File: flow/design.v
module bit32_2to1mux(out,sel,in1,in2);
input [31:0] in1,in2;
output [31:0] out;
input sel;
assign out = sel ? in2 : in1;
endmodule
module bit32AND (out,in1,in2);
input [31:0] in1,in2;
output [31:0] out;
assign {out}=in1 &in2;
endmodule
module bit32OR (out,in1,in2);
input [31:0] in1,in2;
output [31:0] out;
assign {out}=in1 | in2;
endmodule
module FA_dataflow (Cout, Sum,In1,In2,Cin);
input[31:0] In1,In2;
input Cin;
output Cout;
output[31:0] Sum;
assign {Cout,Sum}=In1+In2+Cin;
endmodule
module bit32_3to1_mux(out,sel,in1,in2,in3);
    input [31:0] in1, in2, in3;
    output [31:0] out;
    input [1:0] sel;
    wire[31:0] out1;
    bit32_2to1mux mux1(out1,sel[0],in1,in2);
    bit32_2to1mux mux2(out,sel[1],out1,in3);
endmodule
module ALU(in1, in2,binvert,carryin,op,result,carryout);
    input [31:0] in1,in2;
    output [31:0] result;
    input [1:0] op;
    input carryin;
    input binvert;
    output carryout;
    wire [31:0] andresult,orresult,sum,
    binvertresult;
    wire[31:0] b_inv;
    assign b_inv = ~in2;    
    bit32_2to1mux mux1(binvertresult,
    binvert,in2,b_inv);
    bit32AND ander(andresult,in1,binvertresult);
    bit32OR orer(orresult,in1,binvertresult);
    FA_dataflow adde(carryout,sum,in1,binvertresult,
    carryin);
    bit32_3to1_mux mux2(result,op,andresult,
    orresult,sum);
endmodule
module alu_control(o0,o1,o2,op, ALUOp1, ALUOp0);
    output o0,o1,o2;
    input [5:0] op;
    input ALUOp1, ALUOp0;
    assign o2 = ALUOp0 | (ALUOp1 & op[1]);
    assign o1 = (~ALUOp1) | (~op[2]);
    assign o0 = ALUOp1 & (op[3] | op[0]);
endmodule
module ANDarray (RegDst,ALUSrc, MemtoReg, RegWrite, MemRead, MemWrite,Branch,ALUOp0,ALUOp1,Op);
input [5:0] Op;
output RegDst,ALUSrc,MemtoReg, RegWrite, MemRead, MemWrite,Branch,ALUOp0,ALUOp1;
wire Rformat, lw,sw,beq,addi;
assign Rformat= (~Op[0])& (~Op[1])& (~Op[2])& (~Op[3])& (~Op[4])& (~Op[5]);
assign lw = (Op[5]) & (~Op[4]) & (~Op[3]) & (~Op[2]) & (Op[1]) & (Op[0]);
assign sw = (Op[5]) & (~Op[4]) & (Op[3]) & (~Op[2]) & (Op[1]) & (Op[0]);
assign beq = (~Op[5]) & (~Op[4]) & (~Op[3]) & (Op[2]) & (~Op[1]) & (~Op[0]);
assign addi = (~Op[5]) & (~Op[4]) & (Op[3]) & (~Op[2]) & (~Op[1]) & (~Op[0]);
assign RegDst=Rformat;
assign ALUSrc = lw | sw | addi;
assign MemtoReg = lw;
assign RegWrite = Rformat | lw | addi;
assign MemRead = lw;
assign MemWrite = sw;
assign Branch = beq;
assign ALUOp1 = Rformat;
assign ALUOp0 = beq;
endmodule
module sign_extender(outp, inp);
output[31:0] outp;
input[15:0] inp;
assign outp = (inp[15]==1)? {16'hFFFF,inp} : {16'h0000,inp};
endmodule
module RegFile32(clk,reset,ReadReg1,ReadReg2,WriteData,WriteReg,RegWrite,ReadData1,ReadData2); 
input clk, reset, RegWrite;
input[31:0] WriteData;
output[31:0] ReadData1, ReadData2;
input[4:0] ReadReg1, ReadReg2, WriteReg;
reg[1023:0] registers;
always @ (posedge clk or negedge reset)
begin
if (!reset)
registers <= 1024'b00;
else if (RegWrite)
registers[WriteReg*32 +: 32] <= WriteData;
end
assign ReadData1 = registers[ReadReg1*32 +: 32];
assign ReadData2 = registers[ReadReg2*32 +: 32];
endmodule
module data_memory(clk,Address,WriteData,MemWrite,ReadData); 
input clk, MemWrite;
input[31:0] WriteData;
output[31:0] ReadData;
input[4:0] Address;
reg[1023:0] registers;
always @ (posedge clk)
begin
if (MemWrite)
registers[Address*32 +: 32] <= WriteData;
end
assign ReadData = registers[Address*32 +: 32];
endmodule
module SCDDataPath(ALUout, instr, reset, clk);
output[31:0] ALUout;
input clk, reset;
input[31:0] instr;
wire[31:0] ReadMemData,in1,in2,aluresult,signextended,instruction, ReadData1, ReadData2, WriteData;
wire RegDst, ALUSrc, MemtoReg, RegWrite, MemRead, MemWrite, Branch, ALUOp0, ALUOp1, ALUOp2;
wire o0, o1, o2, carryout;
wire[4:0] WriteReg;
assign instruction = instr;
ANDarray control_unit(RegDst,ALUSrc, MemtoReg, RegWrite, MemRead, MemWrite,Branch,ALUOp0,ALUOp1,instruction[31:26]);
assign WriteReg = (RegDst==1)? instruction[15:11] : instruction[20:16];
RegFile32 register_file(clk,reset,instruction[25:21],instruction[20:16],WriteData,WriteReg,RegWrite,ReadData1,ReadData2);
sign_extender sign_extend(signextended, instruction[15:0]);
bit32_2to1mux alu_src_mux(in2,ALUSrc,ReadData2,signextended);
alu_control alu_con_instancce(o0,o1,o2,instruction[5:0], ALUOp1, ALUOp0);
ALU alu_instance(ReadData1,in2,o2,o2,{o1,o0},ALUout,carryout);
data_memory data_mem_instance(clk,ALUout[4:0],ReadData2,MemWrite,ReadMemData);
bit32_2to1mux data_mem_mux(WriteData,MemtoReg,ALUout,ReadMemData);
endmodule
File: flow/run.sh
#!/bin/bash
# the make line also repeats each setting of config.mk as NAME=value (left out here)
make -C /OpenROAD-flow-scripts/flow DESIGN_CONFIG=/design/flow/config.mk WORK_HOME=/design/flow/orfs CLKGATE_MAP_FILE= finish
File: flow/constraint.sdc
create_clock -name core_clock -period 6.71 [get_ports {clk}]
set_input_delay 1.3420 -clock core_clock [delete_from_list [all_inputs] [get_ports {clk}]]
set_output_delay 1.3420 -clock core_clock [all_outputs]
set_load 0.01 [all_outputs]
File: flow/config.mk
export PLATFORM = sky130hd
export DESIGN_NAME = SCDDataPath
export DESIGN_NICKNAME = SCDDataPath
export VERILOG_FILES = /design/flow/design.v
export SDC_FILE = /design/flow/constraint.sdc
export NUM_CORES = 4
export LEC_CHECK = 0
export CAP_MARGIN = 20
export CORE_MARGIN = 2
export CORE_UTILIZATION = 60
export SETUP_SLACK_MARGIN = 1.74
export SLEW_MARGIN = 20
==> flow_metrics.tcl, run 1 <==
# implementation run metrics
set metrics [dict create \
    critPathMaxFanout 8 \
    cts_made_buffers 214 \
    clk_path_buf_depth 3 \
    cts_tree "done" \
    vias_per_cell 6.98 \
    yosys.area_share.simple_pct 4.12 \
    adder_share_pct 0.792 \
    p_sw_share_pct 24.6 \
    top_cells_by_area "edfxtp_1, dfrtp_1, mux4_2" \
    die_area_um2 189000 \
    final_max_slew_viol_count 0 \
    root_buffer "clkbuf_16" \
    cp.buffers_inverters 7 \
    worst-path-stages 24 \
    hp-class "in2async" \
    skew_ns 0.0316 \
    rr_startpoint "register_file.registers[929]$_DFFE_PN0P_" \
    cp_cell_sequence "buf_16 -> buf_12 -> buf_16 -> mux4_2 -> mux4_2 -> nand2_2 -> nand2_1 -> mux2i_1 -> xnor2_1 -> ha_1 -> a21oi_1 -> o21bai_1 -> a21o_1 -> a221o_1 -> a221oi_2 -> o21ai_2 -> a211oi_2 -> buf_4 -> o21a_4 -> mux2i_4 -> buf_6 -> nor2_4 -> buf_6 -> buf_6" \
    layout_setup_ws_ns -0.817 \
    violations "setup timing" \
    hpwl_um 235000 \
    yosysTopAreaCell "edfxtp_1" \
    core_um2 185000 \
    ys_seq_share_pct 50.5 \
    dr.pass1.iters 6 \
    synth-edff-count 1024 \
    leakage_nw 52.2 \
    syn_nets 7922 \
    cp-end-kind "output pin" \
    antenna_left 0 \
    largestPowerGroup "registers" \
    p_int_mw 22.3 \
    fp.dieH_um 435 \
    synthCells 7818 \
    synth.cellmix.compoundShare_pct 6.88 \
    worstRegToRegCells 32 \
    p_sw_mw 7.28 \
    most_common_cell "mux2_2" \
    common_cells "mux2_2, dfrtp_1, edfxtp_1" \
    cts_sinks 2048 \
    pg_seq_mw 13.3 \
    die_x_um 435 \
    combPwrFrac_pct 12.8 \
    clk_pin_slew_ns 0.07 \
    final_nets 8460 \
    crit_required_ns 5.37 \
    p_clk_mw 12.5 \
    critPathLaunchType "primary input" \
    hold_viol_final 0 \
    grt_pass1_vias 76500 \
    ys_warn_count 2 \
    vdd_drop_max_mv 0.264 \
    hold_buffers 0 \
    synth_flops 2048 \
    critPathTopFamily "AND-OR/OR-AND gates" \
    warnings 96 \
    crit_path_end "ALUout[27]" \
    path_class "in2out" \
    finish.utilization_pct 72.4 \
    gp_congestion 0.937 \
    setup_viol 26 \
    routed_wl_um 361000 \
    clk_latency_ns 0.89 \
    synth_area_um2 112000 \
    whs_ns 0.450 \
    period_used_pct 112 \
    p_seq_share_pct 45.0 \
    synth-area-yosys_um2 112000 \
    crit_arrival_ns 6.19 \
    maxCapViolations 0 \
    floorplan.core_util_pct 60.3 \
    crit_path_start "instr[16]" \
    grt.overflow.total 0 \
    drc 0 \
    htreeDepth 4 \
    ys_cells 7818 \
    max_freq_mhz 133 \
    antenna_found_initial 10 \
    wl_per_cell_um 32.7 \
    pwr.group.combinational_mw 3.78 \
    synth-main-ff-cell "edfxtp_1" \
    cpMaxStageDelayCell "mux4_2" \
    vias 76900 \
    io_buffers 65 \
    power.density_nw_per_um2 221 \
    dp.cells 10400 \
    fin_cells 11000 \
    fin_crit_ns 7.53 \
    cp_common_cell "buf_6" \
    max_stage_delay_ns 0.58 \
    ys_top_logic_family "multiplexers" \
    dp_slack_ns -1.91 \
    tightestPinTransition_ns 1.01 \
    rows 158 \
    r2r-end "data_mem_instance.registers[19]$_DFFE_PP_" \
    fillCellCount 12200 \
    rsz0062_at_grt "true" \
    syn_to_final_growth_pct 20.1 \
    p_clk_share_pct 42.2 \
    yosysTopAreaCellShare_pct 27.6 \
    ys_async_sr_fraction_pct 50.0 \
    max_slew_margin_pct 32.7 \
    ios 66 \
    status "finished with violations" \
    avgSynthCellArea_um2 14.3 \
    regToRegSetupSlack_ns 0.57 \
    synth.distinct_cells 94 \
    track_usage_pct 37.4 \
    drt_iter0_drc 9135 \
    synthXorXnorAreaFrac_pct 0.432 \
    grt_pass1_wl_um 523000 \
    grt_max_degree 180 \
    mux_share_pct 33.8 \
]
==> final cells by class <==
cell class              instances  area (um^2)  area share, %
flip-flops and latches       2048        56400           42.1
multi-input cells            4858        53800           40.2
repair buffers               1142        12900           9.64
clock buffers                 303         6150           4.59
well taps                    2480         3100           2.32
clock inverters                96         1230          0.917
inverters                      92          390          0.291
diodes                          3         7.51        0.00560
==> per-layer routing <==
layer / vias up / wire length, um / track usage (%) / share of wire [%]
li1: 31700 / - / - / -
met1: 40500 / 142000 / 52.1 / 39
met2: 3898 / 169000 / 58.2 / 47
met3: 858 / 31000 / 6.59 / 8.6
met4: 4 / 18900 / 17.3 / 5.2
met5: - / 26 / 0 / 0.0072
==> stage by stage <==
step	power, mW	setup TNS [ns]	cell area (um^2)
6_report	29.6	-12.59	134000
5_1_grt	30.4	-15.74	134000
4_1_cts	29.6	-9.63	132000
3_5_place_dp	17.0	-757.05	121000
3_3_place_gp	17.0	-661.83	121000
2_1_floorplan	15.7	-	112000
==> timing repair <==
action,in CTS,in global routing
pin swaps,140,101
gates cloned,14,19
setup buffers,108,48
setup endpoints to repair,2080,2080
resized,563,302
hold endpoints to repair,0,0
==> run 2, diff against run 1 <==
Settings changed: CORE_UTILIZATION 60 to 70, PLACE_DENSITY_LB_ADDON set to 0.0, SETUP_SLACK_MARGIN 1.74 to 2.08.
Clock period 6.71 ns to 7.35 ns, I/O delays scaled along.
==> run 2 against run 1 <==
First-iteration DRC count rose by 22%; critical endpoint unchanged; clock skew rose by 0.0031 ns; register-to-register slack improved by 0.86 ns; the layout still fails its checks (setup timing); sequential power fell by 8%; global-route usage rose by 5.4 points.
==> flow_metrics.tcl, run 2 <==
# implementation run metrics
set metrics [dict create \
    status "finished with violations" \
    violations "setup timing" \
    die_x_um 403 \
    antenna_found_initial 8 \
    adder_share_pct 0.792 \
    core_um2 158000 \
    gp_congestion 0.958 \
    critPathLaunchType "primary input" \
    grt_pass1_wl_um 514000 \
    clk_path_buf_depth 3 \
    ys_async_sr_fraction_pct 50.0 \
    fp.dieH_um 403 \
    cp.buffers_inverters 9 \
    synth-main-ff-cell "edfxtp_1" \
    antenna_left 0 \
    syn_to_final_growth_pct 16.6 \
    crit_arrival_ns 6.28 \
    combPwrFrac_pct 12.6 \
    worst-path-stages 23 \
    pg_seq_mw 12.2 \
    vdd_drop_max_mv 0.254 \
    p_int_mw 19.8 \
    setup_viol 18 \
    r2r-end "data_mem_instance.registers[503]$_DFFE_PP_" \
    io_buffers 65 \
    maxCapViolations 0 \
    synth_flops 2048 \
    power.density_nw_per_um2 202 \
    p_sw_share_pct 24.6 \
    synth-edff-count 1024 \
    cts_made_buffers 206 \
    worstRegToRegCells 25 \
    root_buffer "clkbuf_16" \
    path_class "in2out" \
    critPathMaxFanout 6 \
    p_clk_share_pct 40.9 \
    warnings 91 \
    wl_per_cell_um 33.2 \
    fillCellCount 8288 \
    synthCells 7818 \
    dr.pass1.iters 6 \
    ys_seq_share_pct 50.5 \
    fin_crit_ns 7.75 \
    vias 78300 \
    p_sw_mw 6.46 \
    grt.overflow.total 0 \
    yosys.area_share.simple_pct 4.12 \
    floorplan.core_util_pct 70.5 \
    common_cells "mux2_2, dfrtp_1, edfxtp_1" \
    tns_ns -4.31 \
    layout_setup_ws_ns -0.402 \
    die_area_um2 163000 \
    max_stage_delay_ns 0.55 \
    critPathTopFamily "multiplexers" \
    holdPathStages 2 \
    leakage_nw 50.6 \
    rsz0062_at_grt "true" \
    rr_startpoint "register_file.registers[994]$_DFFE_PN0P_" \
    synth-area-yosys_um2 112000 \
    grt_max_degree 185 \
    routed_wl_um 348000 \
    regToRegSetupSlack_ns 1.43 \
    rows 146 \
    skew_ns 0.0346 \
    hold_start "register_file.registers[624]$_DFFE_PN0P_" \
    hpwl_um 226000 \
    largestPowerGroup "registers" \
    period_used_pct 105 \
    hp-class "reg2reg" \
    drc 0 \
    final_nets 8339 \
    cts_tree "done" \
    hold_viol_final 0 \
    whs_endpoint "register_file.registers[624]$_DFFE_PN0P_" \
    hold_buffers 0 \
    most_common_cell "mux2_2" \
    yosysTopAreaCell "edfxtp_1" \
    dp_slack_ns -1.41 \
    p_clk_mw 10.7 \
    vias_per_cell 7.47 \
    synth.distinct_cells 94 \
    max_freq_mhz 129 \
    mux_share_pct 33.8 \
    syn_nets 7922 \
    synth_area_um2 112000 \
    tightestPinTransition_ns 1.21 \
    ys_top_logic_family "multiplexers" \
    ys_cells 7818 \
    max_slew_margin_pct 19.5 \
    avgSynthCellArea_um2 14.3 \
    pwr.group.combinational_mw 3.32 \
    track_usage_pct 42.9 \
    cp-end-kind "output pin" \
    clk_latency_ns 0.88 \
    crit_path_end "ALUout[27]" \
    p_seq_share_pct 46.4 \
    synth.cellmix.compoundShare_pct 6.88 \
    cpMaxStageDelayCell "mux4_2" \
    final_max_slew_viol_count 0 \
    crit_path_start "instr[16]" \
    synthXorXnorAreaFrac_pct 0.432 \
    cp_cell_sequence "buf_16 -> buf_12 -> buf_16 -> buf_12 -> mux4_2 -> mux4_2 -> mux2_4 -> mux2i_2 -> xnor2_1 -> ha_1 -> buf_4 -> nand4_1 -> inv_1 -> a221o_1 -> a221oi_2 -> o21ai_2 -> a211oi_4 -> buf_6 -> o21a_1 -> mux2i_1 -> buf_4 -> nor2_4 -> buf_6" \
    whs_ns 0.502 \
    drt_iter0_drc 11100 \
    cts_sinks 2048 \
    finish.utilization_pct 82.1 \
    yosysTopAreaCellShare_pct 27.6 \
    ios 66 \
    top_cells_by_area "edfxtp_1, dfrtp_1, mux4_2" \
    clk_pin_slew_ns 0.06 \
    htreeDepth 4 \
    grt_pass1_vias 78900 \
    crit_required_ns 5.88 \
    ys_warn_count 2 \
]
-- run 2: per-layer routing --
metal	up-vias	GRT usage (%)	wire (um)
met5	-	0	66
met4	10	22.8	21100
met3	1249	10.1	39500
met2	5341	66.2	162000
met1	40300	57.4	125000
li1	31400	-	-
-- run 2: through the flow --
stage / power, mW / cell area, um^2 / cells
2_1_floorplan: 14.3 / 112000 / 7818
3_3_place_gp: 15.4 / 120000 / 9964
3_5_place_dp: 15.5 / 120000 / 9964
4_1_cts: 26.2 / 129000 / 10400
5_1_grt: 26.8 / 130000 / 10500
6_report: 26.2 / 130000 / 10500
-- run 2: timing repair --
item	in CTS	in global routing
endpoints found under the setup margin	2080	2080
pin swaps	114	46
cloned	11	2
gates resized	449	123
setup buffers	92	30
-- run 2: cell type report --
type,instances,area [um^2],area share [%]
multi-input cells,4858,52800,40.6
clock inverters,110,1120,0.865
clock buffers,272,5680,4.36
flip-flops and latches,2048,56400,43.3
well taps,2072,2590,1.99
inverters,92,375,0.289
repair buffers,1029,11100,8.55
diodes,2,5.00,0.00385
==> run 3, diff against run 2 <==
Settings changed: CORE_UTILIZATION 70 to 72, CTS_CLUSTER_SIZE set to 72, HOLD_SLACK_MARGIN set to 0.3, SETUP_SLACK_MARGIN 2.08 to 1.68.
Clock period 7.35 ns to 5.75 ns, I/O delays scaled along.
==> run 3 against run 2 <==
Still fails the layout checks on setup timing; synthesized cell count is the same; hold slack got worse by 0.16 ns; die size decreased by 2.8%; non-clock buffer count increased by 551; combinational power grew 37%.
==> flow_metrics.tcl, run 3 <==
# implementation run metrics
set metrics [dict create \
    vias 83100 \
    routed_wl_um 377000 \
    ys_warn_count 2 \
    layout_setup_ws_ns -1.47 \
    die_x_um 398 \
    largestPowerGroup "registers" \
    ys_cells 7818 \
    crit_arrival_ns 6.07 \
    fin_crit_ns 7.22 \
    max_stage_delay_ns 0.55 \
    drt_iter0_drc 13000 \
    synth-edff-count 1024 \
    core_um2 154000 \
    tightestPinTransition_ns 0.961 \
    synthXorXnorAreaFrac_pct 0.432 \
    final_nets 8889 \
    track_usage_pct 46.8 \
    cts_sinks 2048 \
    pg_seq_mw 15.6 \
    synth_flops 2048 \
    cp-end-kind "output pin" \
    postPlaceCellArea_um2 125000 \
    setup_viol 2070 \
    syn_nets 7922 \
    skew_ns 0.0675 \
    fp.dieH_um 398 \
    io_buffers 65 \
    ys_async_sr_fraction_pct 50.0 \
    hpwl_um 236000 \
    cts_tree "done" \
    p_clk_share_pct 41.3 \
    dp.cells 10500 \
    antenna_found_initial 10 \
    max_freq_mhz 138 \
    tns_ns -1219.17 \
    synth.distinct_cells 94 \
    top_cells_by_area "edfxtp_1, dfrtp_1, mux4_2" \
    p_sw_mw 8.56 \
    status "finished with violations" \
    critPathLaunchType "primary input" \
    synth_area_um2 112000 \
    whs_ns 0.344 \
    synth-main-ff-cell "edfxtp_1" \
    htreeDepth 4 \
    grt_pass1_wl_um 542000 \
    yosys.area_share.simple_pct 4.12 \
    grt_pass1_vias 83600 \
    ios 66 \
    p_seq_share_pct 45.5 \
    ys_top_logic_family "multiplexers" \
    avgSynthCellArea_um2 14.3 \
    common_cells "mux2_2, dfrtp_1, edfxtp_1" \
    p_sw_share_pct 25.0 \
    root_buffer "clkbuf_16" \
    final_max_slew_viol_count 0 \
    finish.utilization_pct 88.5 \
    power.density_nw_per_um2 251 \
    violations "setup timing" \
    hp-class "in2async" \
    rsz0062_at_grt "true" \
    dr.pass1.iters 13 \
    yosysTopAreaCellShare_pct 27.6 \
    max_slew_margin_pct 35.5 \
    worst-path-stages 22 \
    p_int_mw 25.6 \
    crit_path_start "instr[16]" \
    maxCapViolations 0 \
    synthCells 7818 \
    mux_share_pct 33.8 \
    vdd_drop_max_mv 0.293 \
    rr_startpoint "register_file.registers[611]$_DFFE_PN0P_" \
    adder_share_pct 0.792 \
    critPathMaxFanout 7 \
    fillCellCount 6359 \
    hold_viol_final 0 \
    grt.overflow.total 0 \
    combPwrFrac_pct 13.3 \
    leakage_nw 54.1 \
    antenna_left 0 \
    cpMaxStageDelayCell "mux4_2" \
    postLayoutCellArea_um2 136000 \
    period_used_pct 126 \
    syn_to_final_growth_pct 22.2 \
    cts_made_buffers 205 \
    p_total_mw 34.2 \
    rows 144 \
    crit_required_ns 4.60 \
    worstRegToRegCells 28 \
    p_clk_mw 14.1 \
    grt_max_degree 168 \
    ys_seq_share_pct 50.5 \
    r2r-end "data_mem_instance.registers[454]$_DFFE_PP_" \
    fin_cells 11000 \
    synth-area-yosys_um2 112000 \
    most_common_cell "mux2_2" \
    hold_buffers 0 \
    cp_cell_sequence "buf_16 -> buf_16 -> buf_4 -> mux4_2 -> mux4_2 -> mux2_4 -> mux2i_2 -> xnor2_1 -> ha_1 -> inv_1 -> o21bai_1 -> a21o_1 -> a221o_1 -> a221oi_2 -> o21ai_2 -> a211oi_4 -> buf_6 -> o21a_4 -> mux2i_1 -> buf_4 -> nor2_4 -> buf_6" \
    die_area_um2 158000 \
    drc 0 \
    cp.buffers_inverters 7 \
    warnings 81 \
    wl_per_cell_um 34.3 \
    dp_slack_ns -2.43 \
    clk_latency_ns 0.87 \
    path_class "in2out" \
    regToRegSetupSlack_ns -0.56 \
    crit_path_end "ALUout[27]" \
    floorplan.core_util_pct 72.4 \
    pwr.group.combinational_mw 4.54 \
    clk_pin_slew_ns 0.06 \
    yosysTopAreaCell "edfxtp_1" \
    clk_path_buf_depth 3 \
    gp_congestion 0.982 \
    synth.cellmix.compoundShare_pct 6.88 \
    vias_per_cell 7.55 \
    critPathTopFamily "multiplexers" \
]
## run 3: layer usage
| layer | global-route usage (%) | wire (um) |
|---|---|---|
| met1 | 60.5 | 125000 |
| met2 | 71.6 | 173000 |
| met3 | 12.9 | 50600 |
| met4 | 28.0 | 29000 |
| met5 | 0 | 80 |
## run 3: cell type report
class                      count  area [um^2]  area share [%]
sequential                  2048        56400            41.4
timing repair buffer        1580        16800            12.3
antenna                        4         10.0         0.00734
inverter                      92          379           0.278
clock buffer                 276         5910            4.33
clock inverter               105         1150           0.845
tap                         2044         2560            1.88
multi-input combinational   4858        53200            39.0
## run 3: timing repair
| action | CTS | global route |
|---|---|---|
| setup endpoints to repair | 2080 | 2080 |
| pin swaps | 89 | 127 |
| resized | 447 | 221 |
| gates cloned | 19 | 8 |
| setup buffers | 74 | 57 |
==> run 4, diff against run 3 <==
Settings changed: CAP_MARGIN 20 to 35, CORE_ASPECT_RATIO set to 0.89, CTS_CLUSTER_DIAMETER set to 97, CTS_CLUSTER_SIZE 72 to 21, HOLD_SLACK_MARGIN 0.3 to unset, PLACE_DENSITY set to 0.41, PLACE_DENSITY_LB_ADDON 0.0 to unset, SETUP_SLACK_MARGIN 1.68 to 1.14, SLEW_MARGIN 20 to 5.
Clock period 5.75 ns to 8.16 ns, I/O delays scaled along.
==> run 4 against run 3 <==
Non-clock buffer count shrank 734; register-to-register slack gained 2.6 ns; die size is essentially flat; the run now finishes clean; critical path type unchanged; cell count shrank 8.4%; utilization shrank 8.1 points; wire length shrank 8.2%; highest routed layer unchanged; largest cell class unchanged.
==> flow_metrics.tcl, run 4 <==
# implementation run metrics
set metrics [dict create \
    common_cells "mux2_2, dfrtp_1, edfxtp_1" \
    fin_crit_ns 8.02 \
    hpwl_um 221000 \
    syn_nets 7922 \
    vias 77300 \
    ys_warn_count 2 \
    antenna_left 0 \
    cp_cell_sequence "buf_16 -> buf_12 -> buf_16 -> buf_12 -> mux4_2 -> mux4_2 -> mux2_4 -> mux2i_1 -> xnor2_1 -> ha_1 -> a21o_1 -> a21o_1 -> a21oi_2 -> o21ai_1 -> a21o_1 -> a221oi_2 -> buf_4 -> buf_6 -> a21oi_2 -> xor2_1 -> mux2i_4 -> inv_1 -> buf_2" \
    p_clk_share_pct 30.1 \
    clk_pin_slew_ns 0.08 \
    grt_max_degree 206 \
    p_seq_share_pct 55.7 \
    ys_top_logic_family "multiplexers" \
    die_x_um 421 \
    pg_seq_mw 10.9 \
    synthXorXnorAreaFrac_pct 0.432 \
    synth.cellmix.compoundShare_pct 6.88 \
    syn_to_final_growth_pct 11.0 \
    vdd_drop_max_mv 0.186 \
    max_stage_delay_ns 0.50 \
    critPathMaxFanout 6 \
    drc 0 \
    top_cells_by_area "edfxtp_1, dfrtp_1, mux4_2" \
    r2r-end "data_mem_instance.registers[464]$_DFFE_PP_" \
    adder_share_pct 0.792 \
    path_class "in2out" \
    rows 136 \
    drt_iter0_drc 12400 \
    cp_common_cell "a21o_1" \
    final_max_slew_viol_count 0 \
    p_total_mw 19.6 \
    holdPathStages 2 \
    leakage_nw 47.2 \
    most_common_cell "mux2_2" \
    gr-usage-met3_pct 13.5 \
    ios 66 \
    clk_latency_ns 0.81 \
    combPwrFrac_pct 14.2 \
    critPathTopFamily "multiplexers" \
    hold_buffers 0 \
    dr.pass1.iters 8 \
    cp.buffers_inverters 8 \
    antenna_found_initial 8 \
    postLayoutCellArea_um2 124000 \
    rsz0062_at_grt "true" \
    vias_per_cell 7.66 \
    mux_share_pct 33.8 \
    setup_viol 0 \
    p_sw_mw 4.99 \
    crit_required_ns 6.53 \
    avgSynthCellArea_um2 14.3 \
    tightestPinTransition_ns 1.17 \
    fillCellCount 8623 \
    hold_start "register_file.registers[421]$_DFFE_PN0P_" \
    htreeDepth 3 \
    whs_endpoint "register_file.registers[421]$_DFFE_PN0P_" \
    pwr.group.combinational_mw 2.79 \
    synth-main-ff-cell "edfxtp_1" \
    io_buffers 65 \
    grt.busiest_layer "met2" \
    whs_ns 0.508 \
    track_usage_pct 43.7 \
    worst-path-stages 23 \
    floorplan.core_util_pct 72.4 \
    use_met1_pct 61.3 \
    wl_per_cell_um 34.3 \
    crit_arrival_ns 6.39 \
    cpMaxStageDelayCell "mux4_2" \
    maxCapViolations 0 \
    yosysTopAreaCellShare_pct 27.6 \
    ys_seq_share_pct 50.5 \
    cts_made_buffers 107 \
    grt_pass1_vias 76000 \
    yosysTopAreaCell "edfxtp_1" \
    grt.overflow.total 0 \
    warnings 93 \
    hp-class "reg2reg" \
    gp_congestion 0.981 \
    fp.dieH_um 375 \
    rr_startpoint "register_file.registers[738]$_DFFE_PN0P_" \
    power.density_nw_per_um2 158 \
    largestPowerGroup "registers" \
    cts_sinks 2048 \
    yosys.area_share.simple_pct 4.12 \
    cts_tree "done" \
    skew_ns 0.0419 \
    die_area_um2 158000 \
    period_used_pct 98.3 \
    cp-end-kind "output pin" \
    p_sw_share_pct 25.4 \
    hold_viol_final 0 \
    max_freq_mhz 125 \
    synth.distinct_cells 94 \
    synth_area_um2 112000 \
    final_nets 8058 \
    worstRegToRegCells 28 \
    met2_usage_pct 63.5 \
    ys_async_sr_fraction_pct 50.0 \
    max_slew_margin_pct 21.7 \
    clk_path_buf_depth 3 \
    status "complete, no violations" \
    p_clk_mw 5.91 \
    p_int_mw 14.6 \
    regToRegSetupSlack_ns 2.08 \
    synth_flops 2048 \
    crit_path_start "instr[16]" \
    routed_wl_um 346000 \
    synth-area-yosys_um2 112000 \
    root_buffer "clkbuf_16" \
    core_um2 154000 \
    synthCells 7818 \
    critPathLaunchType "primary input" \
    ys_cells 7818 \
    crit_path_end "ALUout[26]" \
    postPlaceCellArea_um2 118000 \
    grt_pass1_wl_um 508000 \
    synth-edff-count 1024 \
]
==> run 4: layout make-up <==
class                           instances  area [um^2]  area share, %
Timing Repair Buffer                  846         8890           7.18
Antenna cell                            4         10.0        0.00808
Inverter                               92          382          0.308
Sequential cell                      2048        56400           45.5
Multi-Input combinational cell       4859        52600           42.5
Clock inverter                          6          105         0.0848
Tap cell                             2070         2590           2.09
Clock buffer                          162         2910           2.34
==> run 4: per-stage QoR <==
step	utilization, %	worst slack [ns]	TNS [ns]	std cells
finish	80.4	0.136	0	10100
global route	80.4	0.0408	0	10100
detailed placement	76.7	-0.797	-6.30	9767
floorplan	-	-26.45	-	7818
global placement	76.6	-0.865	-6.36	9764
CTS	79.9	0.247	0	10000
==> run 4: repair_timing <==
action | CTS | global route
setup buffers | 99 | 32
setup endpoints to repair | 104 | 630
resized | 347 | 88
pin swaps | 112 | 58
gates cloned | 8 | 7
==> run 4: routing by layer <==
metal | wire, um | share of wire (%)
met1 | 124000 | 36
met2 | 154000 | 44
met3 | 48600 | 14
met4 | 20000 | 5.8
met5 | 102 | 0.029
==> run 5, diff against run 4 <==
Settings changed: CELL_PAD_IN_SITES_DETAIL_PLACEMENT set to 2, CELL_PAD_IN_SITES_GLOBAL_PLACEMENT set to 3, CORE_ASPECT_RATIO 0.89 to 1.23, CORE_UTILIZATION 72 to 66, CTS_CLUSTER_DIAMETER 97 to unset, CTS_CLUSTER_SIZE 21 to unset, GPL_ROUTABILITY_DRIVEN set to 0, GPL_TIMING_DRIVEN set to 0, HOLD_SLACK_MARGIN set to 0.07, MIN_ROUTING_LAYER set to met1, PLACE_DENSITY 0.41 to 0.43, SETUP_SLACK_MARGIN 1.14 to unset, SLEW_MARGIN 5 to 20.
Clock period 8.16 ns to 5.71 ns, I/O delays scaled along.
==> run 5 against run 4 <==
The flow now stops in global placement without I/O; synthesized area unchanged; synthesized cell count unchanged; die size increased by 9.0%.
==> flow_metrics.tcl, run 5 <==
# flow metrics
set metrics [dict create \
    status "stopped before the end" \
    lastStage "global placement without I/O" \
    error_line "[ERROR GPL-0301] Utilization 112.696 % exceeds 100%." \
    syn_nets 7922 \
    synth-edff-count 1024 \
    synth_area_um2 112000 \
    synthXorXnorAreaFrac_pct 0.432 \
    ys_warn_count 2 \
    rows 167 \
    floorplan.core_util_pct 66.3 \
    top_cells_by_area "edfxtp_1, dfrtp_1, mux4_2" \
    avgSynthCellArea_um2 14.3 \
    synthCells 7818 \
    synth-main-ff-cell "edfxtp_1" \
    common_cells "mux2_2, dfrtp_1, edfxtp_1" \
    ys_async_sr_fraction_pct 50.0 \
    synth.cellmix.compoundShare_pct 6.88 \
    core_um2 168000 \
    die_area_um2 172000 \
    ys_cells 7818 \
    die_x_um 375 \
    yosysTopAreaCell "edfxtp_1" \
    ys_seq_share_pct 50.5 \
    synth_flops 2048 \
    most_common_cell "mux2_2" \
    mux_share_pct 33.8 \
    yosys.area_share.simple_pct 4.12 \
    adder_share_pct 0.792 \
    fp.dieH_um 460 \
    synth.distinct_cells 94 \
    synth-area-yosys_um2 112000 \
    yosysTopAreaCellShare_pct 27.6 \
    ys_top_logic_family "multiplexers" \
]
==> run 6, diff against run 5 <==
Settings changed: ABC_AREA set to 1, CAP_MARGIN 35 to 20, CELL_PAD_IN_SITES_DETAIL_PLACEMENT 2 to unset, CELL_PAD_IN_SITES_GLOBAL_PLACEMENT 3 to unset, CORE_ASPECT_RATIO 1.23 to 1.11, CORE_MARGIN 2 to 7, CORE_UTILIZATION 66 to 40, HOLD_SLACK_MARGIN 0.07 to unset, MAX_ROUTING_LAYER set to met5, PLACE_DENSITY 0.43 to unset, PLACE_DENSITY_LB_ADDON set to 0.25, TNS_END_PERCENT set to 85.
Clock period 5.71 ns to 10.5 ns, I/O delays scaled along.
==> run 6 against run 5 <==
The flow stops in global routing; synthesized cell count increased by 91%; die size rose by 78%; synthesized area rose by 4.4%.
==> flow_metrics.tcl, run 6 <==
# flow metrics
set metrics [dict create \
    synth-main-ff-cell "edfxtp_1" \
    yosysTopAreaCell "edfxtp_1" \
    lastStage "global routing" \
    top_cells_by_area "edfxtp_1, dfrtp_1, nand2_1" \
    most_common_cell "nand2_1" \
    postPlaceCellArea_um2 125000 \
    common_cells "nand2_1, o21ai_0, inv_1" \
    rows 208 \
    status "stopped before the end" \
    die_x_um 526 \
    hpwl_um 618000 \
    avgSynthCellArea_um2 7.79 \
    clk_path_buf_depth 4 \
    yosysTopAreaCellShare_pct 26.4 \
    grt.overflow.total 4685 \
    adder_share_pct 0.758 \
    floorplan.core_util_pct 40.3 \
    synth.distinct_cells 64 \
    root_buffer "clkbuf_16" \
    synthXorXnorAreaFrac_pct 0.315 \
    fp.dieH_um 583 \
    die_area_um2 307000 \
    mux_share_pct 0.519 \
    htreeDepth 4 \
    hold_buffers 0 \
    cts_made_buffers 234 \
    dp.cells 19000 \
    synth.cellmix.compoundShare_pct 20.1 \
    synth-edff-count 1024 \
    core_um2 289000 \
    syn_nets 15100 \
    ys_async_sr_fraction_pct 50.0 \
    synth_area_um2 116000 \
    yosys.area_share.simple_pct 20.9 \
    ys_top_logic_family "simple AND/OR/NAND/NOR gates" \
    error_line "[ERROR GRT-0116] Global routing finished with congestion. Check the congestion regions in the DRC Viewer." \
    track_usage_pct 69.3 \
    io_buffers 61 \
    synth-area-yosys_um2 116000 \
    ys_seq_share_pct 48.4 \
    ys_warn_count 2 \
    synth_flops 2048 \
    synthCells 14900 \
    ys_cells 14900 \
    cts_sinks 2048 \
    ios 66 \
]
-- run 6: layer usage --
layer / overflow / global-route usage, %
met3: 451 / 61.8
met5: 58 / 42.5
met4: 1358 / 64.7
met2: 2344 / 78.6
met1: 474 / 70.5
-- run 6: repair_timing --
| item | CTS |
|---|---|
| endpoints found under the setup margin | 2010 |
| hold endpoints to repair | 0 |
| resized | 286 |
| pin swaps | 6 |
| buffers inserted | 13 |
-- run 6: metrics by stage --
stage	setup slack (ns)	hold WS [ns]
2_1_floorplan	-11.74	0.453
4_1_cts	0.00850	0.487
3_3_place_gp	-41.39	0.466
3_5_place_dp	-2.86	0.473
==> run 7, diff against run 6 <==
Settings changed: ABC_AREA 1 to unset, CAP_MARGIN 20 to 0, CORE_ASPECT_RATIO 1.11 to unset, CORE_MARGIN 7 to 5, CORE_UTILIZATION 40 to 35, GPL_ROUTABILITY_DRIVEN 0 to unset, GPL_TIMING_DRIVEN 0 to 1, MAX_ROUTING_LAYER met5 to unset, PLACE_DENSITY_LB_ADDON 0.25 to 0.14, SETUP_SLACK_MARGIN set to 3.08, TNS_END_PERCENT 85 to 60.
Clock period 10.5 ns to 11.2 ns, I/O delays scaled along.
==> run 7 against run 6 <==
Now clean on timing, DRC and antenna; synthesized cell count decreased by 48%; synthesized area decreased by 4.2%; die size increased by 7.7%.
==> flow_metrics.tcl, run 7 <==
# implementation run metrics
set metrics [dict create \
    hold_buffers 0 \
    synth_flops 2048 \
    p_clk_mw 7.85 \
    ys_cells 7818 \
    maxCapViolations 0 \
    whs_endpoint "register_file.registers[718]$_DFFE_PN0P_" \
    p_sw_share_pct 25.6 \
    grt_max_degree 195 \
    die_x_um 575 \
    drt_iter0_drc 6808 \
    fin_cells 12300 \
    synth-edff-count 1024 \
    p_sw_mw 4.58 \
    track_usage_pct 23.4 \
    cpMaxStageDelayCell "mux4_2" \
    crit_path_start "instr[16]" \
    most_common_cell "mux2_2" \
    synthCells 7818 \
    cp_common_cell "buf_12" \
    antenna_found_initial 17 \
    root_buffer "clkbuf_16" \
    combPwrFrac_pct 11.6 \
    ys_async_sr_fraction_pct 50.0 \
    top_cells_by_area "edfxtp_1, dfrtp_1, mux4_2" \
    adder_share_pct 0.792 \
    leakage_nw 48.9 \
    ys_seq_share_pct 50.5 \
    syn_nets 7922 \
    htreeDepth 4 \
    critPathTopFamily "buffers and inverters" \
    crit_path_end "ALUout[29]" \
    worst-path-stages 25 \
    grt_pass1_vias 74400 \
    ios 66 \
    p_clk_share_pct 43.8 \
    yosysTopAreaCellShare_pct 27.6 \
    ys_top_logic_family "multiplexers" \
    io_buffers 65 \
    vias 74000 \
    status "complete, no violations" \
    rr_startpoint "register_file.registers[609]$_DFFE_PN0P_" \
    fin_crit_ns 9.49 \
    final_max_slew_viol_count 0 \
    clk_path_buf_depth 4 \
    drc 0 \
    finish.utilization_pct 41.0 \
    critPathLaunchType "primary input" \
    dr.pass1.iters 6 \
    final_nets 8040 \
    skew_ns 0.0826 \
    cp.buffers_inverters 12 \
    syn_to_final_growth_pct 16.9 \
    ys_warn_count 2 \
    cts_made_buffers 239 \
    synth.cellmix.compoundShare_pct 6.88 \
    p_int_mw 13.3 \
    postPlaceCellArea_um2 118000 \
    dp.cells 11600 \
    vias_per_cell 6.01 \
    vdd_drop_max_mv 0.133 \
    holdPathStages 2 \
    routed_wl_um 398000 \
    grt.overflow.total 0 \
    wl_per_cell_um 32.3 \
    r2r-end "data_mem_instance.registers[353]$_DFFE_PP_" \
    synth-area-yosys_um2 112000 \
    largestPowerGroup "registers" \
    path_class "in2out" \
    yosys.area_share.simple_pct 4.12 \
    floorplan.core_util_pct 35.1 \
    warnings 92 \
    postLayoutCellArea_um2 130000 \
    regToRegSetupSlack_ns 3.49 \
    hold_viol_final 0 \
    avgSynthCellArea_um2 14.3 \
    synthXorXnorAreaFrac_pct 0.432 \
    synth-main-ff-cell "edfxtp_1" \
    power.density_nw_per_um2 137 \
    max_slew_margin_pct 15.6 \
    hold_start "register_file.registers[718]$_DFFE_PN0P_" \
    setup_viol 0 \
    grt_pass1_wl_um 568000 \
    cts_tree "done" \
    p_seq_share_pct 44.6 \
    clk_latency_ns 0.93 \
    period_used_pct 84.7 \
    tightestPinTransition_ns 1.26 \
    rows 207 \
    core_um2 318000 \
    max_freq_mhz 105 \
    fp.dieH_um 575 \
    yosysTopAreaCell "edfxtp_1" \
    crit_arrival_ns 7.25 \
    pg_seq_mw 7.99 \
    cp-end-kind "output pin" \
    common_cells "mux2_2, dfrtp_1, edfxtp_1" \
    synth.distinct_cells 94 \
    mux_share_pct 33.8 \
    max_stage_delay_ns 0.53 \
    hpwl_um 241000 \
    pwr.group.combinational_mw 2.07 \
    cts_sinks 2048 \
    clk_pin_slew_ns 0.06 \
    worstRegToRegCells 57 \
    crit_required_ns 8.96 \
    gp_congestion 0.850 \
    synth_area_um2 112000 \
    critPathMaxFanout 8 \
    die_area_um2 330000 \
    rsz0062_at_grt "true" \
    hp-class "reg2reg" \
    antenna_left 0 \
]
==> run 7: layout make-up <==
class | instances | area [um^2]
fill | 28900 | 187000
sequential | 2048 | 56400
multi-input combinational | 4862 | 53200
timing repair buffer | 693 | 7430
clock buffer | 326 | 6660
tap | 4180 | 5230
clock inverter | 110 | 1070
inverter | 92 | 382
antenna | 8 | 20.0
==> run 7: layer usage <==
layer	wire length, um	vias to the layer above	part of all wire, %	GRT usage, %
met5	10	-	0.0025	0
met4	16200	2	4.1	8.49
met3	22300	672	5.6	3.37
met2	190000	2613	48	38.2
met1	169000	39900	43	31.8
li1	-	30900	-	-
==> run 7: stage by stage <==
step	total power, mW	hold WS, ns	setup WS (ns)	TNS [ns]
floorplan	9.40	0.461	-24.02	-
global placement	10.0	0.476	-0.0237	-0.0237
detailed placement	10.0	0.486	-0.0560	-0.0560
CTS	18.0	0.499	1.76	0
global route	18.5	0.520	1.56	0
finish	17.9	0.496	1.71	0
==> run 7: repair_timing <==
item / CTS / global route
gates resized: 434 / 207
buffers inserted: 178 / 76
hold endpoints to repair: 0 / 0
pin swaps: 106 / 80
gates cloned: 18 / 4
setup endpoints to repair: 892 / 981
==> run 8, diff against run 7 <==
Settings changed: CAP_MARGIN 0 to 35, CORE_MARGIN 5 to 2, CORE_UTILIZATION 35 to 72, CTS_CLUSTER_DIAMETER set to 97, CTS_CLUSTER_SIZE set to 20, GPL_TIMING_DRIVEN 1 to unset, MIN_ROUTING_LAYER met1 to unset, PLACE_DENSITY set to 0.64, PLACE_DENSITY_LB_ADDON 0.14 to unset, SETUP_SLACK_MARGIN 3.08 to -0.68, SLEW_MARGIN 20 to 5, TNS_END_PERCENT 60 to unset.
Clock period 11.2 ns to 7.59 ns, I/O delays scaled along.
==> run 8 against run 7 <==
Now fails the layout checks on setup timing; synthesized area stayed put; register-to-register slack got worse by 2.2 ns; power rose by 18%; clock power is 19% lower; die size decreased by 52%; wire length fell by 16%; worst setup slack got worse by 2.3 ns; flip-flop count unchanged; via count is 2.0% higher; count of clock-buffer cells in the layout decreased by 187; highest routed layer unchanged.
==> flow_metrics.tcl, run 8 <==
# implementation run metrics
set metrics [dict create \
    cp_common_cell "a21o_1" \
    syn_to_final_growth_pct 10.1 \
    clk_latency_ns 0.79 \
    p_clk_share_pct 30.3 \
    p_sw_mw 5.33 \
    antenna_left 0 \
    drc 0 \
    synth-area-yosys_um2 112000 \
    skew_ns 0.0280 \
    io_buffers 65 \
    root_buffer "clkbuf_16" \
    clk_pin_slew_ns 0.08 \
    hpwl_um 223000 \
    hp-class "reg2reg" \
    ys_warn_count 2 \
    worst-path-stages 22 \
    die_area_um2 158000 \
    ys_async_sr_fraction_pct 50.0 \
    drt_iter0_drc 10700 \
    path_class "in2out" \
    track_usage_pct 42.3 \
    common_cells "mux2_2, dfrtp_1, edfxtp_1" \
    most_common_cell "mux2_2" \
    worstRegToRegCells 20 \
    mux_share_pct 33.8 \
    cts_made_buffers 112 \
    crit_required_ns 6.07 \
    avgSynthCellArea_um2 14.3 \
    rows 144 \
    regToRegSetupSlack_ns 1.34 \
    yosysTopAreaCellShare_pct 27.6 \
    hold_start "register_file.registers[963]$_DFFE_PN0P_" \
    grt_pass1_vias 75400 \
    adder_share_pct 0.792 \
    htreeDepth 3 \
    synth-main-ff-cell "edfxtp_1" \
    hold_viol_final 0 \
    final_nets 8038 \
    rsz0062_at_grt "true" \
    finish.utilization_pct 79.7 \
    tns_ns -9.72 \
    combPwrFrac_pct 13.9 \
    clk_path_buf_depth 3 \
    syn_nets 7922 \
    status "finished with violations" \
    critPathLaunchType "primary input" \
    antenna_found_initial 13 \
    yosysTopAreaCell "edfxtp_1" \
    critPathTopFamily "AND-OR/OR-AND gates" \
    r2r-end "data_mem_instance.registers[16]$_DFFE_PP_" \
    fin_crit_ns 8.17 \
    ios 66 \
    cp_cell_sequence "buf_16 -> buf_12 -> buf_12 -> mux4_2 -> mux4_2 -> mux2_4 -> mux2i_1 -> xnor2_1 -> ha_1 -> buf_4 -> a21o_1 -> a21o_1 -> a21o_1 -> a41oi_2 -> o21ai_2 -> a221oi_4 -> buf_6 -> a211oi_1 -> o21a_1 -> o31ai_4 -> buf_4 -> clkdlybuf4s50_1" \
    gp_congestion 0.955 \
    vias_per_cell 7.54 \
    largestPowerGroup "registers" \
    die_x_um 398 \
    grt.overflow.total 0 \
    synth.cellmix.compoundShare_pct 6.88 \
    ys_cells 7818 \
    synth.distinct_cells 94 \
    fp.dieH_um 398 \
    p_int_mw 15.7 \
    max_slew_margin_pct 21.0 \
    synthCells 7818 \
    max_stage_delay_ns 0.53 \
    yosys.area_share.simple_pct 4.12 \
    period_used_pct 108 \
    power.density_nw_per_um2 172 \
    ys_top_logic_family "multiplexers" \
    rr_startpoint "register_file.registers[642]$_DFFE_PN0P_" \
    p_seq_share_pct 55.8 \
    p_total_mw 21.1 \
    final_max_slew_viol_count 0 \
    postPlaceCellArea_um2 119000 \
    cp-end-kind "output pin" \
    vdd_drop_max_mv 0.258 \
    cpMaxStageDelayCell "mux4_2" \
    violations "setup timing" \
    crit_arrival_ns 6.65 \
    leakage_nw 46.9 \
    critPathMaxFanout 15 \
    ys_seq_share_pct 50.5 \
    grt_pass1_wl_um 492000 \
    pg_seq_mw 11.8 \
    tightestPinTransition_ns 1.19 \
    whs_endpoint "register_file.registers[963]$_DFFE_PN0P_" \
    warnings 92 \
    synthXorXnorAreaFrac_pct 0.432 \
    grt_max_degree 190 \
    setup_viol 28 \
    maxCapViolations 0 \
    synth-edff-count 1024 \
    floorplan.core_util_pct 72.4 \
    layout_setup_ws_ns -0.575 \
    pwr.group.combinational_mw 2.92 \
    crit_path_end "ALUout[28]" \
    wl_per_cell_um 33.2 \
    top_cells_by_area "edfxtp_1, dfrtp_1, mux4_2" \
    dp_slack_ns -1.08 \
    postLayoutCellArea_um2 123000 \
    core_um2 154000 \
    cts_tree "done" \
    p_clk_mw 6.38 \
    synth_area_um2 112000 \
    cp.buffers_inverters 7 \
    p_sw_share_pct 25.3 \
    routed_wl_um 332000 \
    synth_flops 2048 \
    cts_sinks 2048 \
    hold_buffers 0 \
    dr.pass1.iters 6 \
    crit_path_start "instr[16]" \
    vias 75500 \
    holdPathStages 2 \
    max_freq_mhz 122 \
]
==> run 8: routing by layer <==
layer  global-route usage [%]  vias up  wire length (um)
met4                     20.7       12             18900
met1                     58.0    39100            121000
met2                     65.5     4786            156000
li1                         -    30600                 -
met5                        0        -                82
met3                     8.83     1023             36000
==> run 8: what timing repair did <==
item | in CTS | in global routing
gates resized | 16 | 39
endpoints found under the setup margin | 14 | 16
pin swaps | 1 | 9
setup buffers | 0 | 8
cloned | 4 | 2
==> run 8: through the flow <==
step	hold slack, ns	std cells
after floorplan	0.461	7818
after global placement	0.473	9859
after detailed placement	0.485	9861
after CTS	0.503	10000
after global routing	0.530	10000
final	0.498	10000
==> run 8: layout make-up <==
| class | instances | area (um^2) |
|---|---|---|
| well taps | 2044 | 2560 |
| multi-input cells | 4858 | 51900 |
| flip-flops and latches | 2048 | 56400 |
| clock inverters | 7 | 91.3 |
| fillers | 8748 | 31200 |
| clock buffers | 139 | 2930 |
| diodes | 8 | 20.0 |
| repair buffers | 822 | 8530 |
| inverters | 92 | 367 |
==> run 9, diff against run 8 <==
Settings changed: CAP_MARGIN 35 to 20, CTS_CLUSTER_DIAMETER 97 to unset, CTS_CLUSTER_SIZE 20 to 72, HOLD_SLACK_MARGIN set to -0.09, PLACE_DENSITY 0.64 to unset, PLACE_DENSITY_LB_ADDON set to 0.0, SETUP_SLACK_MARGIN -0.68 to 1.72, SLEW_MARGIN 5 to 20.
Clock period 7.59 ns to 5.95 ns, I/O delays scaled along.
==> run 9 against run 8 <==
Still fails the layout checks on setup timing; hold slack got worse by 0.10 ns; critical path depth rose by 3; worst setup slack got worse by 0.75 ns; clock power rose by 110%; flip-flop count did not move; via count rose by 9.1%; sequential share of layout area fell by 4.1 points; first-iteration DRC count rose by 20%; register-to-register slack got worse by 1.3 ns; power rose by 54%; design area rose by 9.8%; combinational power rose by 51%.
==> flow_metrics.tcl, run 9 <==
# implementation run metrics
set metrics [dict create \
    status "finished with violations" \
    violations "setup timing" \
    critPathTopFamily "AND-OR/OR-AND gates" \
    ys_cells 7818 \
    synth_flops 2048 \
    postPlaceCellArea_um2 124000 \
    rows 144 \
    layout_setup_ws_ns -1.32 \
    drc 0 \
    p_int_mw 24.3 \
    gp_congestion 0.980 \
    max_freq_mhz 138 \
    die_area_um2 158000 \
    top_cells_by_area "edfxtp_1, dfrtp_1, mux4_2" \
    worstRegToRegCells 23 \
    cp.buffers_inverters 8 \
    grt_max_degree 181 \
    htreeDepth 4 \
    cts_tree "done" \
    antenna_found_initial 14 \
    fin_cells 10900 \
    ys_seq_share_pct 50.5 \
    grt_pass1_wl_um 538000 \
    cts_made_buffers 205 \
    p_sw_share_pct 25.2 \
    syn_nets 7922 \
    warnings 91 \
    finish.utilization_pct 87.6 \
    maxCapViolations 0 \
    floorplan.core_util_pct 72.4 \
    skew_ns 0.0493 \
    yosysTopAreaCellShare_pct 27.6 \
    ys_top_logic_family "multiplexers" \
    ys_async_sr_fraction_pct 50.0 \
    cp-end-kind "output pin" \
    root_buffer "clkbuf_16" \
    common_cells "mux2_2, dfrtp_1, edfxtp_1" \
    crit_path_start "instr[16]" \
    track_usage_pct 46.4 \
    fp.dieH_um 398 \
    synth.cellmix.compoundShare_pct 6.88 \
    cp_common_cell "buf_12" \
    cpMaxStageDelayCell "mux4_2" \
    leakage_nw 53.1 \
    ys_warn_count 2 \
    critPathMaxFanout 8 \
    postLayoutCellArea_um2 135000 \
    ios 66 \
    yosys.area_share.simple_pct 4.12 \
    routed_wl_um 373000 \
    drt_iter0_drc 12800 \
    p_clk_share_pct 40.3 \
    dp.cells 10400 \
    max_stage_delay_ns 0.60 \
    setup_viol 1952 \
    grt_pass1_vias 83300 \
    synth-edff-count 1024 \
    tightestPinTransition_ns 1.13 \
    adder_share_pct 0.792 \
    final_max_slew_viol_count 0 \
    clk_latency_ns 0.86 \
    regToRegSetupSlack_ns 0.08 \
    clk_path_buf_depth 3 \
    whs_ns 0.397 \
    dr.pass1.iters 6 \
    synth-main-ff-cell "edfxtp_1" \
    pwr.group.combinational_mw 4.40 \
    crit_path_end "ALUout[24]" \
    fin_crit_ns 7.27 \
    hold_buffers 0 \
    max_slew_margin_pct 24.5 \
    hp-class "in2async" \
    p_sw_mw 8.21 \
    hold_viol_final 0 \
    synth_area_um2 112000 \
    p_seq_share_pct 46.2 \
    period_used_pct 122 \
    largestPowerGroup "registers" \
    wl_per_cell_um 34.2 \
    vias 82400 \
    cts_sinks 2048 \
    r2r-end "data_mem_instance.registers[22]$_DFFE_PP_" \
    vias_per_cell 7.55 \
    final_nets 8789 \
    yosysTopAreaCell "edfxtp_1" \
    mux_share_pct 33.8 \
    worst-path-stages 25 \
    crit_arrival_ns 6.08 \
    vdd_drop_max_mv 0.286 \
    syn_to_final_growth_pct 20.9 \
    synth.distinct_cells 94 \
    antenna_left 0 \
    die_x_um 398 \
    synthXorXnorAreaFrac_pct 0.432 \
    p_total_mw 32.5 \
    rr_startpoint "register_file.registers[610]$_DFFE_PN0P_" \
    power.density_nw_per_um2 241 \
    rsz0062_at_grt "true" \
    synthCells 7818 \
    core_um2 154000 \
    critPathLaunchType "primary input" \
    hpwl_um 232000 \
    grt.overflow.total 0 \
    io_buffers 65 \
    clk_pin_slew_ns 0.06 \
    crit_required_ns 4.76 \
    combPwrFrac_pct 13.5 \
    most_common_cell "mux2_2" \
    avgSynthCellArea_um2 14.3 \
    synth-area-yosys_um2 112000 \
    path_class "in2out" \
    p_clk_mw 13.1 \
    pg_seq_mw 15.0 \
    fillCellCount 6675 \
]
-- run 9: what timing repair did --
action	CTS	global route
setup endpoints to repair	2080	2080
gates cloned	9	9
setup buffers	96	58
resized	441	220
pin swaps	115	96
-- run 9: layer usage --
layer  routed length, um  GRT usage [%]
met3               48400           12.5
met2              171000           70.8
met5                 124              0
met4               27700           27.2
met1              125000           60.6
-- run 9: layout make-up --
| class | instances | area (um^2) | share of cell area [%] |
|---|---|---|---|
| Antenna cell | 5 | 12.5 | 0.00927 |
| Tap cell | 2044 | 2560 | 1.90 |
| Inverter | 92 | 388 | 0.288 |
| Sequential cell | 2048 | 56400 | 41.8 |
| Multi-Input combinational cell | 4860 | 53100 | 39.4 |
| Clock inverter | 82 | 822 | 0.609 |
| Clock buffer | 300 | 5890 | 4.36 |
| Timing Repair Buffer | 1478 | 15700 | 11.7 |
-- run 9: per-stage QoR --
stage | setup WS, ns | setup TNS (ns)
2_1_floorplan | -28.22 | -
3_3_place_gp | -2.25 | -1811.68
3_5_place_dp | -2.34 | -1962.25
4_1_cts | -1.24 | -42.74
5_1_grt | -1.41 | -384.79
6_report | -1.32 | -326.02
==> run 10, diff against run 9 <==
Settings changed: CAP_MARGIN 20 to 35, CELL_PAD_IN_SITES_DETAIL_PLACEMENT set to 2, CELL_PAD_IN_SITES_GLOBAL_PLACEMENT set to 3, CORE_ASPECT_RATIO set to 1.23, CORE_MARGIN 2 to 10, CORE_UTILIZATION 72 to 66, CTS_CLUSTER_SIZE 72 to unset, GPL_ROUTABILITY_DRIVEN set to 0, GPL_TIMING_DRIVEN set to 0, HOLD_SLACK_MARGIN -0.09 to 0.07, MIN_ROUTING_LAYER set to met2, PLACE_DENSITY set to 0.43, PLACE_DENSITY_LB_ADDON 0.0 to unset, SETUP_SLACK_MARGIN 1.72 to unset, SLEW_MARGIN 20 to 35.
Clock period 5.95 ns to 5.71 ns, I/O delays scaled along.
==> run 10 against run 9 <==
The flow now stops in global placement without I/O; synthesized area is the same; synthesized cell count unchanged; die size up 18%.
==> flow_metrics.tcl, run 10 <==
# flow metrics
set metrics [dict create \
    status "stopped before the end" \
    lastStage "global placement without I/O" \
    error_line "[ERROR GPL-0301] Utilization 112.696 % exceeds 100%." \
    common_cells "mux2_2, dfrtp_1, edfxtp_1" \
    core_um2 168000 \
    synth.cellmix.compoundShare_pct 6.88 \
    synth-edff-count 1024 \
    fp.dieH_um 476 \
    synthXorXnorAreaFrac_pct 0.432 \
    yosysTopAreaCellShare_pct 27.6 \
    synth-main-ff-cell "edfxtp_1" \
    adder_share_pct 0.792 \
    die_area_um2 186000 \
    die_x_um 391 \
    synth.distinct_cells 94 \
    synth_flops 2048 \
    ys_warn_count 2 \
    top_cells_by_area "edfxtp_1, dfrtp_1, mux4_2" \
    rows 167 \
    synthCells 7818 \
    syn_nets 7922 \
    most_common_cell "mux2_2" \
    ys_seq_share_pct 50.5 \
    yosysTopAreaCell "edfxtp_1" \
    ys_cells 7818 \
    ys_top_logic_family "multiplexers" \
    synth-area-yosys_um2 112000 \
    mux_share_pct 33.8 \
    ys_async_sr_fraction_pct 50.0 \
    floorplan.core_util_pct 66.3 \
    avgSynthCellArea_um2 14.3 \
    yosys.area_share.simple_pct 4.12 \
    synth_area_um2 112000 \
]
==> run 11, diff against run 10 <==
Settings changed: CAP_MARGIN 35 to 20, CELL_PAD_IN_SITES_GLOBAL_PLACEMENT 3 to unset, CORE_ASPECT_RATIO 1.23 to unset, CORE_MARGIN 10 to 2, CORE_UTILIZATION 66 to 40, CTS_CLUSTER_DIAMETER set to 271, GPL_TIMING_DRIVEN 0 to unset, HOLD_SLACK_MARGIN 0.07 to unset, MAX_ROUTING_LAYER set to met4, PLACE_DENSITY 0.43 to unset, SLEW_MARGIN 35 to 20.
Clock period 5.71 ns to 9.95 ns, I/O delays scaled along.
==> run 11 against run 10 <==
The run fails in global routing; synthesized cell count stayed put; die size is 52% higher; synthesized area stayed put.
==> flow_metrics.tcl, run 11 <==
# flow metrics
set metrics [dict create \
    ys_async_sr_fraction_pct 50.0 \
    ys_top_logic_family "multiplexers" \
    ys_seq_share_pct 50.5 \
    hold_buffers 0 \
    lastStage "global routing" \
    ys_cells 7818 \
    syn_nets 7922 \
    most_common_cell "mux2_2" \
    die_area_um2 283000 \
    adder_share_pct 0.792 \
    cts_sinks 2048 \
    synth-edff-count 1024 \
    synthCells 7818 \
    core_um2 277000 \
    ys_warn_count 2 \
    die_x_um 532 \
    ios 66 \
    top_cells_by_area "edfxtp_1, dfrtp_1, mux4_2" \
    root_buffer "clkbuf_16" \
    synth-area-yosys_um2 112000 \
    synthXorXnorAreaFrac_pct 0.432 \
    floorplan.core_util_pct 40.3 \
    grt.overflow.total 185 \
    htreeDepth 4 \
    fp.dieH_um 532 \
    status "stopped before the end" \
    yosysTopAreaCell "edfxtp_1" \
    synth.distinct_cells 94 \
    synth_flops 2048 \
    error_line "[ERROR GRT-0232] Routing congestion too high. Check the congestion heatmap in the GUI." \
    avgSynthCellArea_um2 14.3 \
    io_buffers 65 \
    synth.cellmix.compoundShare_pct 6.88 \
    mux_share_pct 33.8 \
    cts_made_buffers 227 \
    rows 193 \
    track_usage_pct 60.7 \
    common_cells "mux2_2, dfrtp_1, edfxtp_1" \
    hpwl_um 274000 \
    yosys.area_share.simple_pct 4.12 \
    synth_area_um2 112000 \
    postPlaceCellArea_um2 117000 \
    clk_path_buf_depth 3 \
    synth-main-ff-cell "edfxtp_1" \
    yosysTopAreaCellShare_pct 27.6 \
]
-- run 11: per-stage QoR --
step | util, % | cells | setup slack (ns) | hold WS (ns)
after floorplan | - | 7818 | -25.02 | 0.461
after global placement | 42.3 | 11200 | -0.183 | 0.475
after detailed placement | 42.3 | 11200 | -0.206 | 0.497
after CTS | 45.3 | 11600 | 0.000455 | 0.522
-- run 11: layer usage --
layer | GRT overflow | GRT usage, %
met5 | - | -
met4 | 31 | 41.7
met3 | 132 | 66.2
met2 | 22 | 65.0
met1 | - | -
-- run 11: timing repair --
| action | CTS |
|---|---|
| gates resized | 23 |
| pin swaps | 0 |
| endpoints found under the hold margin | 0 |
| setup endpoints to repair | 15 |
| buffers inserted | 0 |
| gates cloned | 1 |
==> run 12, diff against run 11 <==
Settings changed: CAP_MARGIN 20 to 35, CELL_PAD_IN_SITES_GLOBAL_PLACEMENT set to 3, CORE_ASPECT_RATIO set to 1.23, CORE_MARGIN 2 to 10, CORE_UTILIZATION 40 to 54, CTS_CLUSTER_DIAMETER 271 to unset, GPL_ROUTABILITY_DRIVEN 0 to 1, GPL_TIMING_DRIVEN set to 1, HOLD_SLACK_MARGIN set to 0.07, PLACE_DENSITY set to 0.51, SLEW_MARGIN 20 to 35, TNS_END_PERCENT set to 85.
Clock period 9.95 ns to 5.71 ns, I/O delays scaled along.
==> run 12 against run 11 <==
Synthesized area unchanged; synthesized cell count did not move; die size fell by 20%; the flow stops in clock tree synthesis.
==> flow_metrics.tcl, run 12 <==
# flow metrics
set metrics [dict create \
    die_x_um 430 \
    ios 66 \
    lastStage "clock tree synthesis" \
    ys_warn_count 2 \
    core_um2 206000 \
    synthCells 7818 \
    postPlaceCellArea_um2 128000 \
    rows 185 \
    status "stopped before the end" \
    avgSynthCellArea_um2 14.3 \
    synthXorXnorAreaFrac_pct 0.432 \
    gp_congestion 1.02 \
    ys_seq_share_pct 50.5 \
    mux_share_pct 33.8 \
    fp.dieH_um 524 \
    synth-area-yosys_um2 112000 \
    yosysTopAreaCell "edfxtp_1" \
    adder_share_pct 0.792 \
    most_common_cell "mux2_2" \
    synth-main-ff-cell "edfxtp_1" \
    dp.cells 11300 \
    synth_flops 2048 \
    synth.cellmix.compoundShare_pct 6.88 \
    error_line "[ERROR DPL-0033] detailed placement checks failed during check placement." \
    synth.distinct_cells 94 \
    yosys.area_share.simple_pct 4.12 \
    floorplan.core_util_pct 54.2 \
    die_area_um2 225000 \
    top_cells_by_area "edfxtp_1, dfrtp_1, mux4_2" \
    common_cells "mux2_2, dfrtp_1, edfxtp_1" \
    ys_cells 7818 \
    ys_top_logic_family "multiplexers" \
    synth_area_um2 112000 \
    yosysTopAreaCellShare_pct 27.6 \
    ys_async_sr_fraction_pct 50.0 \
    hpwl_um 374000 \
    syn_nets 7922 \
    dp_slack_ns -2.79 \
    synth-edff-count 1024 \
    io_buffers 65 \
]
Power figures rest on the tool's default switching activity, not on a simulated workload.
